===== flow/run.sh =====
#!/bin/bash
# the make line also repeats each setting of config.mk as NAME=value (left out here)
make -C /OpenROAD-flow-scripts/flow DESIGN_CONFIG=/design/flow/config.mk WORK_HOME=/design/flow/orfs CLKGATE_MAP_FILE= finish

===== flow/config.mk =====
export PLATFORM = sky130hd
export DESIGN_NAME = float_adder
export DESIGN_NICKNAME = float_adder
export VERILOG_FILES = /design/flow/design.v
export SDC_FILE = /design/flow/constraint.sdc
export NUM_CORES = 4
export LEC_CHECK = 0
export CAP_MARGIN = 20
export CELL_PAD_IN_SITES_DETAIL_PLACEMENT = 0
export CELL_PAD_IN_SITES_GLOBAL_PLACEMENT = 3
export CORE_ASPECT_RATIO = 1.54
export CORE_MARGIN = 6
export CORE_UTILIZATION = 19
export GPL_ROUTABILITY_DRIVEN = 0
export GPL_TIMING_DRIVEN = 1
export MIN_ROUTING_LAYER = met2
export PLACE_DENSITY_LB_ADDON = 0.2
export SLEW_MARGIN = 15
export TNS_END_PERCENT = 85

===== flow/constraint.sdc =====
create_clock -name core_clock -period 3.02 [get_ports {clk}]
set_input_delay 0.6040 -clock core_clock [delete_from_list [all_inputs] [get_ports {clk}]]
set_output_delay 0.6040 -clock core_clock [all_outputs]
set_load 0.01 [all_outputs]

===== flow/design.v =====
module float_adder(
    input   clk,
    input   rst,
    input   [31:0]  x,
    input   [31:0]  y,
    output  reg [31:0]  z,
    output  reg [1:0]   overflow, 
    output  reg done
);
    reg [24:0]  m_x, m_y, m_z;
    reg [7:0]   exp_x, exp_y, exp_z;
    reg [2:0]   state_now;
    reg sign_z;
    reg [31:0]  x_q, y_q;
    reg [24:0] out_x,out_y,mid_y,mid_x;
    reg [7:0] move_tot;
    reg [2:0] bigger;
    parameter start = 3'b000, zerocheck = 3'b001, equalcheck = 3'b010, addm = 3'b011, normal = 3'b100, over = 3'b110;
    always @(posedge clk) begin
        if(!rst)begin
            state_now <= start;
            done <= 1'b0;
        end
        else begin
        done <= 1'b0;
        case(state_now)
            start:
                begin
                    x_q <= x;
                    y_q <= y;
                    bigger <= 2'b00;
                    exp_x <= x[30:23];
                    exp_y <= y[30:23];
                    m_x <= {1'b0, 1'b1, x[22:0]};
                    m_y <= {1'b0, 1'b1, y[22:0]};
                    out_x <= 25'b0;
                    out_y <= 25'b0;
                    move_tot <= 8'b0;
                    mid_y<={24'b0,1'b1};
                    mid_x<={24'b0,1'b1};
                    if((x[30:23] == 8'd255 && x[22:0] != 0) || (y[30:23] == 8'd255 && y[22:0] != 0)) 
                        begin
                            overflow <= 2'b11;
                            state_now <= over;
                            sign_z <= 1'b1;
                            exp_z <= 8'b11111111;
                            m_z <= 23'b11111111111111111111111;
                        end
                    else if((x[30:23] == 8'd255 && x[22:0] == 0) || (y[30:23] == 8'd255 && y[22:0] == 0)) 
                        begin
                            overflow <= 2'b11;
                            state_now <= over;
                            sign_z <= 1'b0;
                            exp_z <= 8'b11111111;
                            m_z <= 23'b0;
                        end
                    else
                        begin
                            overflow <= 2'b00;
                            state_now <= zerocheck;
                        end
                end
            zerocheck:
                begin
                    if(m_x[22:0] == 23'b0 && exp_x == 8'b0)
                        begin
                            sign_z <= y_q[31];
                            exp_z <= exp_y;
                            m_z <= m_y;
                            state_now <= over;
                        end
                    else if(m_y[22:0] == 23'b0 && exp_y == 8'b0)
                        begin
                            sign_z <= x_q[31];
                            exp_z <= exp_x;
                            m_z <= m_x;
                            state_now <= over;
                        end
                    else
                        begin
                            state_now <= equalcheck;
                        end
                    if(m_x[22:0] != 23'b0 && exp_x == 8'b0)
                        begin
                            m_x <= {1'b0, 1'b0, x_q[22:0]};
                        end
                    if(m_y[22:0] != 23'b0 && exp_y == 8'b0)
                        begin
                            m_y <= {1'b0, 1'b0, y_q[22:0]};
                        end
                end
            equalcheck:
                begin
                    if(exp_x == exp_y)
                        begin
                            if(bigger == 2'b0)
                                begin
                                    state_now <= addm; 
                                end
                            else if(bigger == 2'b10)
                                begin
                                    if(out_y > mid_y)
                                        begin
                                            m_y <= m_y + 1'b1;
                                        end 
                                    else if(out_y < mid_y)
                                        begin
                                            m_y <= m_y;
                                        end
                                    else if(out_y == m_y)
                                        begin
                                            if(m_y[0] == 1)
                                                begin
                                                    m_y <= m_y + 1'b1;
                                                end
                                            else
                                                begin
                                                    m_y <= m_y;
                                                end
                                        end
                                    state_now <= addm;
                                end
                            else if(bigger == 2'b01)
                                begin
                                    if(out_x > mid_x)
                                        begin
                                            m_x <= m_x + 1'b1;
                                        end 
                                    else if(out_x < mid_x)
                                        begin
                                            m_x <= m_x;
                                        end
                                    else if(out_x == m_x)
                                        begin
                                            if(m_x[0] == 1)
                                                begin
                                                    m_x <= m_x + 1'b1;
                                                end
                                            else
                                                begin
                                                    m_x <= m_x;
                                                end
                                        end
                                    state_now <= addm;
                                end
                        end
                    else
                        begin
                            if(exp_x > exp_y)
                                begin
                                    bigger <= 2'b01;
                                    exp_y <= exp_y + 1'b1;
                                    m_y[23:0] <= {1'b0, m_y[23:1]};
                                    out_y[move_tot] <= m_y[0];
                                    mid_y <= {mid_y[23:0], mid_y[24]};
                                    move_tot <= move_tot + 1'b1;
                                    if(m_y == 24'b0) 
                                        begin
                                            sign_z <= x_q[31];
                                            exp_z <= exp_x;
                                            m_z <= m_x;
                                            state_now <= over;
                                        end
                                    else
                                        begin
                                            state_now <= equalcheck;
                                        end
                                end 
                            else
                                begin
                                    bigger <= 2'b10;
                                    exp_x <= exp_x + 1'b1;
                                    m_x[23:0] <= {1'b0, m_x[23:1]};
                                    out_x[move_tot] <= m_x[0];
                                    mid_x <= {mid_x[23:0], mid_x[24]};
                                    move_tot <= move_tot + 1'b1;
                                    if(m_x == 24'b0) 
                                        begin
                                            sign_z <= y_q[31];
                                            exp_z <= exp_y;
                                            m_z <= m_y;
                                            state_now <= over;
                                        end
                                    else
                                        begin
                                            state_now <= equalcheck;
                                        end
                                end
                        end
                end
            addm:
                begin
                    if(x_q[31] ^ y_q[31] == 1'b0)
                        begin
                            exp_z <= exp_x;
                            sign_z <= x_q[31];
                            m_z <= m_x + m_y;
                            state_now <= normal;
                        end 
                    else
                        begin
                            if(m_x > m_y)
                                begin
                                    exp_z <= exp_x;
                                    sign_z <= x_q[31];
                                    m_z <= m_x - m_y;
                                    state_now <= normal;
                                end
                            else if(m_x < m_y)
                                begin
                                    exp_z <= exp_y;
                                    sign_z <= y_q[31];
                                    m_z <= m_y - m_x;
                                    state_now <= normal;
                                end
                            else
                                begin
                                    sign_z <= 1'b0;
                                    exp_z <= 8'b0;
                                    m_z <= 23'b0;
                                    state_now <= over;
                                end
                        end
                end
            normal:
                begin
                    if(m_z[24] == 1'b1)
                        begin
                            if(m_z[0] == 1)
                                begin
                                    m_z <= m_z + 1'b1;
                                    m_z[0] <= 0;
                                    state_now <= normal;
                                end
                            else
                                begin
                                     m_z <= {1'b0, m_z[24:1]};
                                    exp_z <= exp_z + 1'b1;
                                    state_now <= over;
                                end
                        end 
                    else
                        begin
                            if(m_z[23] == 1'b0 && exp_z >= 1)
                                begin
                                    m_z <= {m_z[23:0], 1'b0};
                                    exp_z <= exp_z - 1'b1;
                                    state_now <= normal;
                                end 
                            else
                                begin
                                    state_now <= over;
                                end
                        end
                end
            over:
                begin
                    z <= {sign_z, exp_z[7:0], m_z[22:0]};
                    done <= 1'b1;
                    if(overflow)
                        begin
                            overflow <= overflow;
                            state_now <= start;
                        end
                    else if(exp_z == 8'd255)
                        begin
                            overflow <= 2'b01;
                            state_now <= start;
                        end
                    else if(exp_z == 8'd0 && m_z[22:0] != 23'b0)
                        begin
                            overflow <= 2'b10;
                            state_now <= start;
                        end
                    else
                        begin
                            overflow <= 2'b0;
                            state_now <= start;
                        end
                end
            default:
                begin
                    state_now <= start;
                end
        endcase    
        end
    end
endmodule

==> results of run 1 <==
==> through the flow <==
| step | total power [mW] | hold slack [ns] | instances |
|---|---|---|---|
| finish | 15.1 | 0.516 | 4538 |
| global route | 15.7 | 0.559 | 4531 |
| CTS | 14.7 | 0.511 | 4499 |
| detailed placement | 9.51 | 0.495 | 4390 |
| global placement | 9.51 | 0.486 | 4390 |
| floorplan | 7.05 | 0.400 | 2328 |
==> area by class of cell <==
type	count	share of cell area [%]
antenna	7	0.0535
clock buffer	56	3.34
clock inverter	11	0.348
inverter	152	1.77
multi-input combinational	1733	40.5
sequential	300	27.2
tap	1472	5.62
timing repair buffer	807	21.2
==> metal layers <==
| layer | vias up | routed length, um | global-route usage (%) |
|---|---|---|---|
| li1 | 10000 | - | - |
| met1 | 10000 | 0 | - |
| met3 | 1000 | 46300 | 35.6 |
| met4 | 33 | 12200 | 6.20 |
| met2 | 9197 | 67100 | 38.7 |
| met5 | - | 1120 | 8.63 |
==> what timing repair did <==
item,CTS,global route
pin swaps,67,75
endpoints found under the hold margin,0,0
setup buffers,44,33
resized,219,142
setup endpoints to repair,140,228
gates cloned,5,5
==> load_flow_metrics.sql, run 1 <==
-- implementation run metrics
INSERT INTO impl_metrics (metric_group, metric, value, unit) VALUES
('status', 'run_status', 'complete, but fails checks', ''),
('status', 'check-failures', 'setup timing', ''),
('synth', 'top_cells_by_area', 'edfxtp_1 40%, ha_1 8.5%, xnor2_1 5.2%', ''),
('synth', 'synth.largest_area_cell', 'edfxtp_1', ''),
('worst_hold_path', 'worstHoldStart', 'bigger[0]', ''),
('route', 'vias_per_cell', '6.67', ''),
('placed_design', 'dpl_worst_slack', '-1.59', 'ns'),
('clock_tree', 'tritoncts.num_buffers', '39', ''),
('placed_design', 'port-buffer-count', '100', ''),
('synth', 'adder_share', '8.76', '%'),
('worst_setup_path', 'timing_worst_setup_path_type', 'reg -> reg', ''),
('final_timing', 'worst_slew_margin_rel', '27.6', '%'),
('clock_tree', 'clk_pin_slew', '0.06', 'ns'),
('worst_hold_path', 'hold_path_class', 'reg -> reg', ''),
('worst_setup_path', 'cp_num_cells', '13', ''),
('cells_and_area', 'sequential_cell_area', '0.00891', 'mm2'),
('route', 'vias', '30300', ''),
('route', 'post-route-drc-count', '0', ''),
('route', 'route.detailed.wl_per_inst', '27.9', 'um'),
('clock_tree', 'cts_h_tree_depth', '2', ''),
('final_timing', 'finalSetupViolations', '91', ''),
('grt', 'grt.total_usage', '29.6', '%'),
('final_timing', 'tightestPinTransition', '1.08', 'ns'),
('grt', 'grt_pass1_wl', '173000', 'um'),
('synth', 'primary_ff_master_synth', 'edfxtp_1', ''),
('clock_tree', 'tritoncts', 'yes', ''),
('route', 'drt_first_iter_violations', '6127', ''),
('power', 'power.clock.fraction', '31.7', '%'),
('power', 'p_int', '9.76', 'mW'),
('floorplanning', 'std_cell_rows', '153', ''),
('final_timing', 'setup-tns-final', '-24.67', 'ns'),
('final_timing', 'clock.fmax', '0.277', 'GHz'),
('route', 'drt_pass1_iterations', '9', ''),
('worst_setup_path', 'startpoint', 'm_x[6]', ''),
('worst_setup_path', 'rr_endpoint', 'm_z[4]', ''),
('worst_setup_path', 'crit_fanout', '6', ''),
('grt', 'antenna_violations_before_repair', '0', ''),
('grt', 'vias_in_the_first_global_route', '33500', ''),
('final_timing', 'finalWorstPathRequiredPeriod', '3.61', 'ns'),
('power', 'pwr-share-seq', '33.3', '%'),
('final_timing', 'final_min_period_over_clock_period', '119', '%'),
('synth', 'ys_seq_share', '41.1', '%'),
('job', 'number_of_openroad_warnings', '87', ''),
('synth', 'synthTopLogicFamily', 'AND-OR/OR-AND gates', ''),
('worst_setup_path', 'critical-path-slowest-cell', 'o31ai_4', ''),
('power', 'clock_net_power', '4.79', 'mW'),
('synth', 'yosys_cells', '2328', ''),
('worst_setup_path', 'worst-path-buf-inv', '3', ''),
('floorplanning', 'floorplan.die.width', '284', 'um'),
('worst_setup_path', 'worst-r2r-setup-slack', '-0.59', 'ns'),
('synth', 'postSynthRegisterBits', '300', ''),
('synth', 'synth_simple_gate_area_share', '16.3', '%'),
('synth', 'synthesis.nets', '2544', ''),
('synth', 'yosys.area_share.xor_xnor', '6.99', '%'),
('worst_setup_path', 'required', '3.31', 'ns'),
('power', 'powerDensity', '462', 'mW/mm2'),
('final_timing', 'clock_skew', '0.0278', 'ns'),
('worst_setup_path', 'crit_path_start_kind', 'flop', ''),
('final_timing', 'layout_setup_ws', '-0.585', 'ns'),
('cells_and_area', 'fill_cells', '11900', ''),
('power', 'seq_power', '5.04', 'mW'),
('power', 'leakagePower', '12.8', 'nW'),
('synth', 'synthArstFlopShare', '0', '%'),
('cells_and_area', 'area.combinational', '0.0133', 'mm2'),
('placed_design', 'placed_cell_area', '0.0292', 'mm2'),
('clock_tree', 'clock_sink_count', '300', ''),
('clock_tree', 'holdBufCountCts', '0', ''),
('cells_and_area', 'area_growth', '51.1', '%'),
('power', 'p_sw', '5.38', 'mW'),
('cells_and_area', 'finalInstanceArea', '0.0328', 'mm2'),
('synth', 'synth_cell_type_count', '78', '');
==> run 2, diff against run 1 <==
Settings changed: CELL_PAD_IN_SITES_DETAIL_PLACEMENT 0 to unset, CELL_PAD_IN_SITES_GLOBAL_PLACEMENT 3 to unset, CORE_ASPECT_RATIO 1.54 to unset, CORE_MARGIN 6 to 2, CORE_UTILIZATION 19 to 68, GPL_ROUTABILITY_DRIVEN 0 to unset, GPL_TIMING_DRIVEN 1 to unset, MIN_ROUTING_LAYER met2 to unset, PLACE_DENSITY_LB_ADDON 0.2 to unset, SETUP_SLACK_MARGIN set to -0.11, SLEW_MARGIN 15 to 20, TNS_END_PERCENT 85 to unset.
Clock period 3.02 ns to 4.32 ns, I/O delays scaled along.
==> load_flow_metrics.sql, run 2 <==
-- implementation run metrics
INSERT INTO impl_metrics (metric_group, metric, value, unit) VALUES
('route', 'drt_first_iter_violations', '4220', ''),
('placed_design', 'place_congestion', '1.07', ''),
('synth', 'synth_simple_gate_area_share', '16.3', '%'),
('clock_tree', 'tritoncts.num_buffers', '34', ''),
('power', 'power.clock.fraction', '33.3', '%'),
('power', 'comb_power', '2.26', 'mW'),
('worst_setup_path', 'crit_fanout', '17', ''),
('floorplanning', 'die_area', '0.0333', 'mm2'),
('route', 'vias_per_cell', '7.62', ''),
('worst_setup_path', 'required', '4.55', 'ns'),
('worst_hold_path', 'holdPathStages', '0', ''),
('power', 'seq_power', '3.62', 'mW'),
('worst_setup_path', 'r2r.worst_path.cells', '12', ''),
('worst_setup_path', 'worstPathArrival', '4.62', 'ns'),
('synth', 'mappedNetlistArea', '0.0217', 'mm2'),
('worst_setup_path', 'critical-path-slowest-cell', 'edfxtp_1', ''),
('status', 'run_status', 'complete, but fails checks', ''),
('job', 'max_cap_violations', '0', ''),
('final_timing', 'clock_skew', '0.0427', 'ns'),
('worst_setup_path', 'cell_chain_of_the_critical_path', 'inv_1 > ha_1 > a21oi_2 > o31ai_1 > or4b_1 > a21o_1 > o31ai_4 > buf_4 > nand2_4 > and3_1 > o311ai_0 > o211ai_1', ''),
('final_timing', 'drv_slew', '0', ''),
('synth', 'enable_flop_cells', '290', ''),
('route', 'drtAntennaViolNets', '0', ''),
('synth', 'syn-instance-count', '2328', ''),
('power', 'p_sw', '2.97', 'mW'),
('worst_hold_path', 'worstHoldStart', 'sign_z', ''),
('worst_setup_path', 'critPathMaxStageDelay', '0.80', 'ns'),
('clock_tree', 'clk_latency', '0.57', 'ns'),
('floorplanning', 'placeableCoreArea', '0.0315', 'mm2'),
('grt', 'antenna_violations_before_repair', '1', ''),
('worst_setup_path', 'crit_path_start_kind', 'flop', ''),
('clock_tree', 'tritoncts', 'yes', ''),
('route', 'drt_pass1_iterations', '10', ''),
('status', 'check-failures', 'setup timing', ''),
('synth', 'yosys_cells', '2328', ''),
('final_timing', 'final_min_period_over_clock_period', '102', '%'),
('grt', 'vias_in_the_first_global_route', '20900', ''),
('grt', 'gr-total-overflow', '0', ''),
('clock_tree', 'cts_buffer_depth', '3', ''),
('final_timing', 'hold_viol_final', '0', ''),
('worst_setup_path', 'rr_endpoint', 'm_z[12]', ''),
('synth', 'top_area_contributor_share', '40.2', '%'),
('final_timing', 'worst_hold_slack', '0.539', 'ns'),
('synth', 'synth_warnings', '1', ''),
('worst_hold_path', 'hold_path_class', 'reg -> reg', ''),
('power', 'power_switching_share', '33.7', '%'),
('grt', 'grt_busiest_layer', 'met2', ''),
('worst_hold_path', 'timing.hold.worst_endpoint', 'z[31]', ''),
('grt', 'global_route.usage.met3', '15.8', '%'),
('placed_design', 'port-buffer-count', '100', ''),
('worst_setup_path', 'end_kind', 'flop', ''),
('cells_and_area', 'area_growth', '14.1', '%'),
('final_timing', 'layout_setup_ws', '-0.0657', 'ns'),
('worst_setup_path', 'critPathTopFamily', 'AND-OR/OR-AND gates', ''),
('route', 'route.final.wire_length', '86300', 'um'),
('worst_setup_path', 'startpoint', 'm_y[7]', ''),
('synth', 'yosys.area_share.xor_xnor', '6.99', '%'),
('synth', 'post_synth.cell_area_avg', '9.31', 'um2'),
('clock_tree', 'holdBufCountCts', '0', ''),
('synth', 'synth_cell_type_count', '78', ''),
('cells_and_area', 'fill_cells', '1875', ''),
('final_timing', 'tightestPinTransition', '1.22', 'ns'),
('synth', 'adder_share', '8.76', '%'),
('route', 'post-route-drc-count', '0', ''),
('cells_and_area', 'postLayoutCoreUtil', '78.5', '%'),
('floorplanning', 'num_io_pins', '101', ''),
('power', 'p_int', '5.84', 'mW'),
('worst_setup_path', 'timing_worst_setup_path_type', 'reg -> reg', ''),
('worst_setup_path', 'worst-path-buf-inv', '2', ''),
('synth', 'postSynthRegisterBits', '300', ''),
('synth', 'ys_seq_share', '41.1', '%'),
('route', 'route.detailed.wl_per_inst', '30.0', 'um'),
('job', 'number_of_openroad_warnings', '89', ''),
('floorplanning', 'fp.dieH', '183', 'um'),
('floorplanning', 'initCoreUtil', '68.9', '%'),
('worst_setup_path', 'timing.critical_path.to', 'm_z[12]', ''),
('final_timing', 'worst_slew_margin_rel', '18.8', '%'),
('final_timing', 'finalSetupViolations', '1', ''),
('power', 'leakagePower', '9.40', 'nW'),
('worst_setup_path', 'cp_num_cells', '12', ''),
('synth', 'synthTopCellsByCount', '290 x edfxtp_1, 261 x nor2_1, 166 x a21oi_1', ''),
('grt', 'grtUsageMet2', '75.5', '%'),
('power', 'power-top-group', 'registers', ''),
('grt', 'grt_pass1_wl', '127000', 'um'),
('route', 'vias', '21900', ''),
('synth', 'top_cells_by_area', 'edfxtp_1 40%, ha_1 8.5%, xnor2_1 5.2%', ''),
('power', 'pwr-share-seq', '41.1', '%'),
('synth', 'synthTopLogicFamily', 'AND-OR/OR-AND gates', ''),
('synth', 'synthMostInstantiatedCell', 'edfxtp_1', ''),
('placed_design', 'dpl_worst_slack', '0.0998', 'ns'),
('floorplanning', 'std_cell_rows', '65', ''),
('grt', 'grt.total_usage', '50.7', '%'),
('final_timing', 'finalWorstPathRequiredPeriod', '4.39', 'ns'),
('clock_tree', 'cts_root_buf', 'clkbuf_16', ''),
('placed_design', 'hpwlAfterDp', '60800', 'um'),
('floorplanning', 'floorplan.die.width', '183', 'um'),
('synth', 'synth.cellmix.compoundShare', '19.8', '%'),
('synth', 'synth.largest_area_cell', 'edfxtp_1', ''),
('clock_tree', 'clock_sink_count', '300', ''),
('power', 'power_frac_comb', '25.7', '%'),
('clock_tree', 'clk_pin_slew', '0.07', 'ns'),
('final_timing', 'clock.fmax', '0.228', 'GHz'),
('synth', 'post_synth_mux_area_share', '1.84', '%'),
('synth', 'primary_ff_master_synth', 'edfxtp_1', ''),
('power', 'clock_net_power', '2.93', 'mW'),
('synth', 'synthArstFlopShare', '0', '%'),
('synth', 'ys_chip_area', '0.0217', 'mm2'),
('worst_setup_path', 'worst-r2r-setup-slack', '-0.07', 'ns'),
('power', 'ir_worst_vdd', '428', 'uV'),
('clock_tree', 'cts_h_tree_depth', '2', ''),
('grt', 'grt_start_max_net_pins', '107', ''),
('synth', 'synthesis.nets', '2544', ''),
('grt', 'grt_util_met1', '65.3', '%'),
('cells_and_area', 'layout.nets', '2661', ''),
('worst_setup_path', 'launch_instance_of_the_worst_register_to_register_path', 'm_y[7]', ''),
('power', 'powerDensity', '356', 'mW/mm2');
## run 2: timing repair
| item | in CTS | in global routing |
|---|---|---|
| buffers inserted | 0 | 2 |
| hold endpoints to repair | 0 | 0 |
| gates resized | 0 | 2 |
| endpoints found under the setup margin | 0 | 12 |
## run 2: through the flow
| stage | instance area [um2] | power (mW) | std cells | TNS [ns] |
|---|---|---|---|---|
| after floorplan | 21700 | 4.89 | 2328 | 0 |
| after global placement | 23600 | 5.65 | 2809 | 0 |
| after detailed placement | 23600 | 5.73 | 2809 | 0 |
| after CTS | 24700 | 8.59 | 2869 | 0 |
| after global routing | 24700 | 8.92 | 2871 | -0.286 |
| final | 24700 | 8.81 | 2872 | -0.0657 |
## run 2: area by class of cell
class / count / area (um2) / area share (%)
tap: 402 / 503 / 2.04
inverter: 152 / 572 / 2.31
clock buffer: 42 / 902 / 3.65
sequential: 300 / 8910 / 36.0
timing repair buffer: 226 / 1970 / 7.98
multi-input combinational: 1731 / 11700 / 47.3
clock inverter: 18 / 169 / 0.683
antenna: 1 / 2.50 / 0.0101
## run 2: per-layer routing
layer  routed length (um)  part of all wire (%)  vias up
met3                13900                    16      636
li1                     -                     -     8855
met4                 6890                   8.0        2
met5                   20                 0.023        -
met1                29400                    34     9990
met2                36100                    42     2402
==> run 3, diff against run 2 <==
Settings changed: CORE_UTILIZATION 68 to 72, CTS_CLUSTER_DIAMETER set to 348, PLACE_DENSITY_LB_ADDON set to 0.29, SETUP_SLACK_MARGIN -0.11 to 0.87, TNS_END_PERCENT set to 5.
Clock period 4.32 ns to 3.47 ns, I/O delays scaled along.
==> load_flow_metrics.sql, run 3 <==
-- physical implementation figures
INSERT INTO impl_metrics (metric_group, metric, value, unit) VALUES
('synth', 'synthArstFlopShare', '0', '%'),
('floorplanning', 'std_cell_rows', '63', ''),
('synth', 'synthMostInstantiatedCell', 'edfxtp_1', ''),
('floorplanning', 'fp.dieH', '177', 'um'),
('synth', 'post_synth_mux_area_share', '1.84', '%'),
('synth', 'synth_cell_type_count', '78', ''),
('synth', 'synth_warnings', '1', ''),
('synth', 'synthTopCellsByCount', '290 x edfxtp_1, 261 x nor2_1, 166 x a21oi_1', ''),
('clock_tree', 'cts_root_buf', 'clkbuf_16', ''),
('synth', 'postSynthRegisterBits', '300', ''),
('synth', 'synth.cellmix.compoundShare', '19.8', '%'),
('placed_design', 'port-buffer-count', '100', ''),
('synth', 'synthesis.nets', '2544', ''),
('status', 'run_status', 'aborted with a tool error', ''),
('synth', 'mappedNetlistArea', '0.0217', 'mm2'),
('placed_design', 'hpwlAfterDp', '57300', 'um'),
('synth', 'top_cells_by_area', 'edfxtp_1 40%, ha_1 8.5%, xnor2_1 5.2%', ''),
('grt', 'grt.total_usage', '82.8', '%'),
('floorplanning', 'floorplan.die.width', '177', 'um'),
('clock_tree', 'holdBufCountCts', '0', ''),
('synth', 'primary_ff_master_synth', 'edfxtp_1', ''),
('clock_tree', 'tritoncts.num_buffers', '34', ''),
('synth', 'top_area_contributor_share', '40.2', '%'),
('synth', 'enable_flop_cells', '290', ''),
('synth', 'yosys_cells', '2328', ''),
('synth', 'syn-instance-count', '2328', ''),
('grt', 'gr-total-overflow', '197', ''),
('synth', 'synth.largest_area_cell', 'edfxtp_1', ''),
('floorplanning', 'die_area', '0.0315', 'mm2'),
('floorplanning', 'placeableCoreArea', '0.0296', 'mm2'),
('clock_tree', 'clock_sink_count', '300', ''),
('clock_tree', 'cts_h_tree_depth', '2', ''),
('synth', 'ys_chip_area', '0.0217', 'mm2'),
('floorplanning', 'initCoreUtil', '73.1', '%'),
('floorplanning', 'num_io_pins', '101', ''),
('synth', 'synth_simple_gate_area_share', '16.3', '%'),
('placed_design', 'placed_cell_area', '0.0244', 'mm2'),
('status', 'first-error', '[ERROR GRT-0232] Routing congestion too high. Check the congestion heatmap in the GUI.', ''),
('clock_tree', 'cts_buffer_depth', '3', ''),
('synth', 'synthTopLogicFamily', 'AND-OR/OR-AND gates', ''),
('synth', 'yosys.area_share.xor_xnor', '6.99', '%'),
('status', 'stop_stage', 'global routing (5_1_grt)', ''),
('synth', 'post_synth.cell_area_avg', '9.31', 'um2'),
('synth', 'adder_share', '8.76', '%'),
('synth', 'ys_seq_share', '41.1', '%'),
('placed_design', 'place_congestion', '1.18', '');
-- run 3: what timing repair did --
item / CTS
pin swaps: 44
resized: 122
endpoints found under the setup margin: 345
buffers inserted: 60
cloned: 3
-- run 3: routing by layer --
metal  overflow  global-route usage, %
met1          4                   83.4
met2         85                   95.6
met3         13                   69.3
met4         89                   84.8
met5          6                   41.7
-- run 3: metrics by stage --
stage / cells / setup slack, ns
after CTS: 3012 / 0.220
after floorplan: 2328 / 0.206
after detailed placement: 2890 / -0.149
after global placement: 2890 / -0.0166
==> run 4, diff against run 3 <==
Settings changed: CTS_CLUSTER_DIAMETER 348 to unset, PLACE_DENSITY set to 0.76, PLACE_DENSITY_LB_ADDON 0.29 to unset, SETUP_SLACK_MARGIN 0.87 to -0.11.
Clock period 3.47 ns to 4.32 ns, I/O delays scaled along.
==> load_flow_metrics.sql, run 4 <==
-- implementation run metrics
INSERT INTO impl_metrics (metric_group, metric, value, unit) VALUES
('synth', 'mappedNetlistArea', '0.0217', 'mm2'),
('final_timing', 'drv_slew', '0', ''),
('route', 'drt_first_iter_violations', '4839', ''),
('final_timing', 'clock.fmax', '0.229', 'GHz'),
('synth', 'synth_warnings', '1', ''),
('final_timing', 'setup-tns-final', '-0.208', 'ns'),
('grt', 'gr-total-overflow', '0', ''),
('synth', 'syn-instance-count', '2328', ''),
('power', 'seq_power', '3.62', 'mW'),
('synth', 'synth_simple_gate_area_share', '16.3', '%'),
('final_timing', 'finalSetupViolations', '7', ''),
('final_timing', 'final_min_period_over_clock_period', '101', '%'),
('cells_and_area', 'finalInstanceArea', '0.0245', 'mm2'),
('final_timing', 'worst_hold_slack', '0.426', 'ns'),
('worst_setup_path', 'crit_fanout', '12', ''),
('synth', 'primary_ff_master_synth', 'edfxtp_1', ''),
('power', 'p_int', '5.80', 'mW'),
('floorplanning', 'fp.dieH', '177', 'um'),
('synth', 'top_cells_by_area', 'edfxtp_1 40%, ha_1 8.5%, xnor2_1 5.2%', ''),
('final_timing', 'clock_skew', '0.0182', 'ns'),
('synth', 'ys_chip_area', '0.0217', 'mm2'),
('synth', 'post_synth.cell_area_avg', '9.31', 'um2'),
('route', 'drtAntennaViolNets', '0', ''),
('synth', 'post_synth_mux_area_share', '1.84', '%'),
('worst_setup_path', 'required', '4.68', 'ns'),
('route', 'drt_pass1_iterations', '13', ''),
('worst_setup_path', 'critical-path-top-cell-by-count', 'a21o_1', ''),
('placed_design', 'place_congestion', '1.11', ''),
('power', 'power_frac_comb', '25.6', '%'),
('synth', 'synth.largest_area_cell', 'edfxtp_1', ''),
('clock_tree', 'cts_buffer_depth', '3', ''),
('placed_design', 'hpwlAfterDp', '59000', 'um'),
('grt', 'antenna_violations_before_repair', '2', ''),
('clock_tree', 'post_cts_resize_count', '0', ''),
('power', 'leakagePower', '9.27', 'nW'),
('floorplanning', 'placeableCoreArea', '0.0296', 'mm2'),
('power', 'powerDensity', '356', 'mW/mm2'),
('cells_and_area', 'sequential_cell_area', '0.00891', 'mm2'),
('worst_setup_path', 'rr_endpoint', 'exp_z[5]', ''),
('worst_hold_path', 'timing.hold.worst_endpoint', 'z[31]', ''),
('clock_tree', 'cts_root_buf', 'clkbuf_16', ''),
('worst_setup_path', 'launch_instance_of_the_worst_register_to_register_path', 'm_y[7]', ''),
('worst_setup_path', 'critPathTopFamily', 'AND-OR/OR-AND gates', ''),
('power', 'clock_net_power', '2.87', 'mW'),
('clock_tree', 'cts_h_tree_depth', '1', ''),
('placed_design', 'port-buffer-count', '100', ''),
('final_timing', 'finalWorstPathRequiredPeriod', '4.37', 'ns'),
('status', 'run_status', 'complete, but fails checks', ''),
('worst_setup_path', 'critical-path-slowest-cell', 'edfxtp_1', ''),
('synth', 'synth_cell_type_count', '78', ''),
('synth', 'enable_flop_cells', '290', ''),
('cells_and_area', 'area_growth', '13.0', '%'),
('status', 'check-failures', 'setup timing', ''),
('route', 'vias_per_cell', '7.75', ''),
('worst_setup_path', 'timing_worst_setup_path_type', 'reg -> reg', ''),
('power', 'power.clock.fraction', '32.9', '%'),
('floorplanning', 'floorplan.die.width', '177', 'um'),
('power', 'ir_worst_vdd', '359', 'uV'),
('floorplanning', 'initCoreUtil', '73.1', '%'),
('worst_setup_path', 'r2r.worst_path.cells', '10', ''),
('power', 'power_switching_share', '33.5', '%'),
('cells_and_area', 'fill_cells', '1541', ''),
('placed_design', 'placed_cell_area', '0.0234', 'mm2'),
('synth', 'adder_share', '8.76', '%'),
('synth', 'synthMostInstantiatedCell', 'edfxtp_1', ''),
('power', 'totalPowerFinal', '8.73', 'mW'),
('synth', 'ys_seq_share', '41.1', '%'),
('final_timing', 'layout_setup_ws', '-0.0546', 'ns'),
('route', 'route.detailed.wl_per_inst', '30.1', 'um'),
('worst_setup_path', 'worst-r2r-setup-slack', '-0.05', 'ns'),
('power', 'p_sw', '2.93', 'mW'),
('floorplanning', 'num_io_pins', '101', ''),
('synth', 'synth.cellmix.compoundShare', '19.8', '%'),
('worst_setup_path', 'timing.critical_path.to', 'exp_z[5]', ''),
('synth', 'synthTopLogicFamily', 'AND-OR/OR-AND gates', ''),
('worst_setup_path', 'worst-path-buf-inv', '1', ''),
('floorplanning', 'std_cell_rows', '63', ''),
('cells_and_area', 'layout.nets', '2633', ''),
('synth', 'yosys.area_share.xor_xnor', '6.99', '%'),
('synth', 'synthesis.nets', '2544', ''),
('grt', 'grt_start_max_net_pins', '73', ''),
('synth', 'synthArstFlopShare', '0', '%'),
('grt', 'vias_in_the_first_global_route', '21000', ''),
('placed_design', 'dpl_worst_slack', '0.176', 'ns'),
('route', 'vias', '22000', ''),
('cells_and_area', 'area.combinational', '0.0117', 'mm2'),
('clock_tree', 'clock_sink_count', '300', ''),
('worst_setup_path', 'cell_chain_of_the_critical_path', 'ha_1 > inv_1 > o31ai_1 > or4b_1 > a21o_1 > o31ai_4 > a21oi_1 > o21ai_0 > nand3_1 > a21o_1', ''),
('synth', 'top_area_contributor_share', '40.2', '%'),
('worst_setup_path', 'startpoint', 'm_y[7]', ''),
('clock_tree', 'tritoncts', 'yes', ''),
('route', 'post-route-drc-count', '0', ''),
('grt', 'grt.total_usage', '53.3', '%'),
('clock_tree', 'tritoncts.num_buffers', '31', ''),
('clock_tree', 'clk_pin_slew', '0.08', 'ns'),
('route', 'route.final.wire_length', '85200', 'um'),
('grt', 'grt_pass1_wl', '126000', 'um'),
('worst_setup_path', 'end_kind', 'flop', ''),
('job', 'max_cap_violations', '0', ''),
('worst_setup_path', 'worstPathArrival', '4.73', 'ns'),
('synth', 'yosys_cells', '2328', ''),
('synth', 'postSynthRegisterBits', '300', ''),
('synth', 'synthTopCellsByCount', '290 x edfxtp_1, 261 x nor2_1, 166 x a21oi_1', ''),
('worst_setup_path', 'cp_num_cells', '10', ''),
('power', 'power-top-group', 'registers', ''),
('power', 'pwr-share-seq', '41.5', '%'),
('floorplanning', 'die_area', '0.0315', 'mm2'),
('job', 'number_of_openroad_warnings', '86', ''),
('clock_tree', 'clk_latency', '0.61', 'ns'),
('final_timing', 'hold_viol_final', '0', ''),
('worst_hold_path', 'worstHoldStart', 'sign_z', ''),
('worst_hold_path', 'hold_path_class', 'reg -> reg', ''),
('clock_tree', 'post-cts-setup-buffers', '0', ''),
('final_timing', 'worst_slew_margin_rel', '28.0', '%'),
('worst_setup_path', 'crit_path_start_kind', 'flop', ''),
('power', 'comb_power', '2.23', 'mW'),
('final_timing', 'tightestPinTransition', '1.08', 'ns'),
('worst_hold_path', 'holdPathStages', '0', ''),
('clock_tree', 'holdBufCountCts', '0', ''),
('worst_setup_path', 'critPathMaxStageDelay', '0.62', 'ns');
==> run 4: through the flow <==
stage | util (%) | instances
floorplan | - | 2328
global placement | 79.1 | 2774
detailed placement | 79.1 | 2774
CTS | 82.6 | 2830
global route | 82.6 | 2830
finish | 82.6 | 2832
==> run 4: routing by layer <==
| layer | routed length (um) | track usage [%] |
|---|---|---|
| met1 | 27700 | 67.5 |
| met2 | 35000 | 78.3 |
| met3 | 15200 | 19.5 |
| met4 | 7160 | 31.6 |
| met5 | 0 | 0.801 |
==> run 4: final cells by class <==
type | instances | share of cell area (%)
multi-input combinational | 1731 | 47.7
timing repair buffer | 201 | 7.29
antenna | 2 | 0.0204
clock buffer | 34 | 3.21
sequential | 300 | 36.4
tap | 390 | 1.99
inverter | 152 | 2.34
clock inverter | 22 | 1.03
==> run 5, diff against run 4 <==
Settings changed: CORE_ASPECT_RATIO set to 0.88, CTS_CLUSTER_DIAMETER set to 346, CTS_CLUSTER_SIZE set to 39, HOLD_SLACK_MARGIN set to -0.09, PLACE_DENSITY 0.76 to 0.65, SETUP_SLACK_MARGIN -0.11 to 0.47.
Clock period 4.32 ns to 3.16 ns, I/O delays scaled along.
==> load_flow_metrics.sql, run 5 <==
-- physical implementation figures
INSERT INTO impl_metrics (metric_group, metric, value, unit) VALUES
('synth', 'ys_chip_area', '0.0217', 'mm2'),
('clock_tree', 'cts_buffer_depth', '3', ''),
('synth', 'yosys_cells', '2328', ''),
('placed_design', 'port-buffer-count', '100', ''),
('synth', 'synth.cellmix.compoundShare', '19.8', '%'),
('floorplanning', 'initCoreUtil', '73.2', '%'),
('grt', 'gr-total-overflow', '115', ''),
('synth', 'synth_warnings', '1', ''),
('synth', 'adder_share', '8.76', '%'),
('clock_tree', 'tritoncts.num_buffers', '11', ''),
('synth', 'syn-instance-count', '2328', ''),
('synth', 'yosys.area_share.xor_xnor', '6.99', '%'),
('synth', 'post_synth.cell_area_avg', '9.31', 'um2'),
('synth', 'top_cells_by_area', 'edfxtp_1 40%, ha_1 8.5%, xnor2_1 5.2%', ''),
('floorplanning', 'num_io_pins', '101', ''),
('floorplanning', 'placeableCoreArea', '0.0296', 'mm2'),
('synth', 'synthMostInstantiatedCell', 'edfxtp_1', ''),
('synth', 'enable_flop_cells', '290', ''),
('synth', 'primary_ff_master_synth', 'edfxtp_1', ''),
('synth', 'top_area_contributor_share', '40.2', '%'),
('floorplanning', 'std_cell_rows', '59', ''),
('synth', 'post_synth_mux_area_share', '1.84', '%'),
('placed_design', 'hpwlAfterDp', '58500', 'um'),
('floorplanning', 'fp.dieH', '167', 'um'),
('synth', 'synthArstFlopShare', '0', '%'),
('synth', 'ys_seq_share', '41.1', '%'),
('floorplanning', 'floorplan.die.width', '189', 'um'),
('status', 'run_status', 'aborted with a tool error', ''),
('synth', 'mappedNetlistArea', '0.0217', 'mm2'),
('status', 'first-error', '[ERROR GRT-0232] Routing congestion too high. Check the congestion heatmap in the GUI.', ''),
('clock_tree', 'cts_h_tree_depth', '1', ''),
('synth', 'synthesis.nets', '2544', ''),
('placed_design', 'place_inst', '3084', ''),
('synth', 'postSynthRegisterBits', '300', ''),
('grt', 'grt.total_usage', '80.3', '%'),
('placed_design', 'place_congestion', '1.24', ''),
('synth', 'synth_simple_gate_area_share', '16.3', '%'),
('floorplanning', 'die_area', '0.0315', 'mm2'),
('synth', 'synth_cell_type_count', '78', ''),
('synth', 'synthTopLogicFamily', 'AND-OR/OR-AND gates', ''),
('status', 'stop_stage', 'global routing (5_1_grt)', ''),
('clock_tree', 'clock_sink_count', '300', ''),
('clock_tree', 'cts_root_buf', 'clkbuf_16', ''),
('synth', 'synthTopCellsByCount', '290 x edfxtp_1, 261 x nor2_1, 166 x a21oi_1', ''),
('synth', 'synth.largest_area_cell', 'edfxtp_1', '');
-- run 5: per-layer routing --
layer / track usage [%] / GRT overflow
met2: 92.9 / 62
met4: 79.5 / 46
met1: 82.7 / 1
met5: 38.6 / 1
met3: 65.9 / 5
-- run 5: stage by stage --
stage / setup slack (ns) / power [mW] / cell area [um2] / setup TNS, ns / hold WS, ns
floorplan: -0.104 / 6.71 / 21800 / -3.22 / 0.400
global placement: -0.319 / 8.04 / 25900 / -17.24 / 0.408
detailed placement: -0.338 / 8.21 / 25900 / -21.37 / 0.408
CTS: -0.0572 / 10.2 / 27300 / -0.487 / 0.440
-- run 5: timing repair --
| item | in CTS |
|---|---|
| resized | 209 |
| hold buffers | 0 |
| setup endpoints to repair | 276 |
| cloned | 1 |
| pin swaps | 106 |
| setup buffers | 25 |
Power and IR drop assume default switching activity.
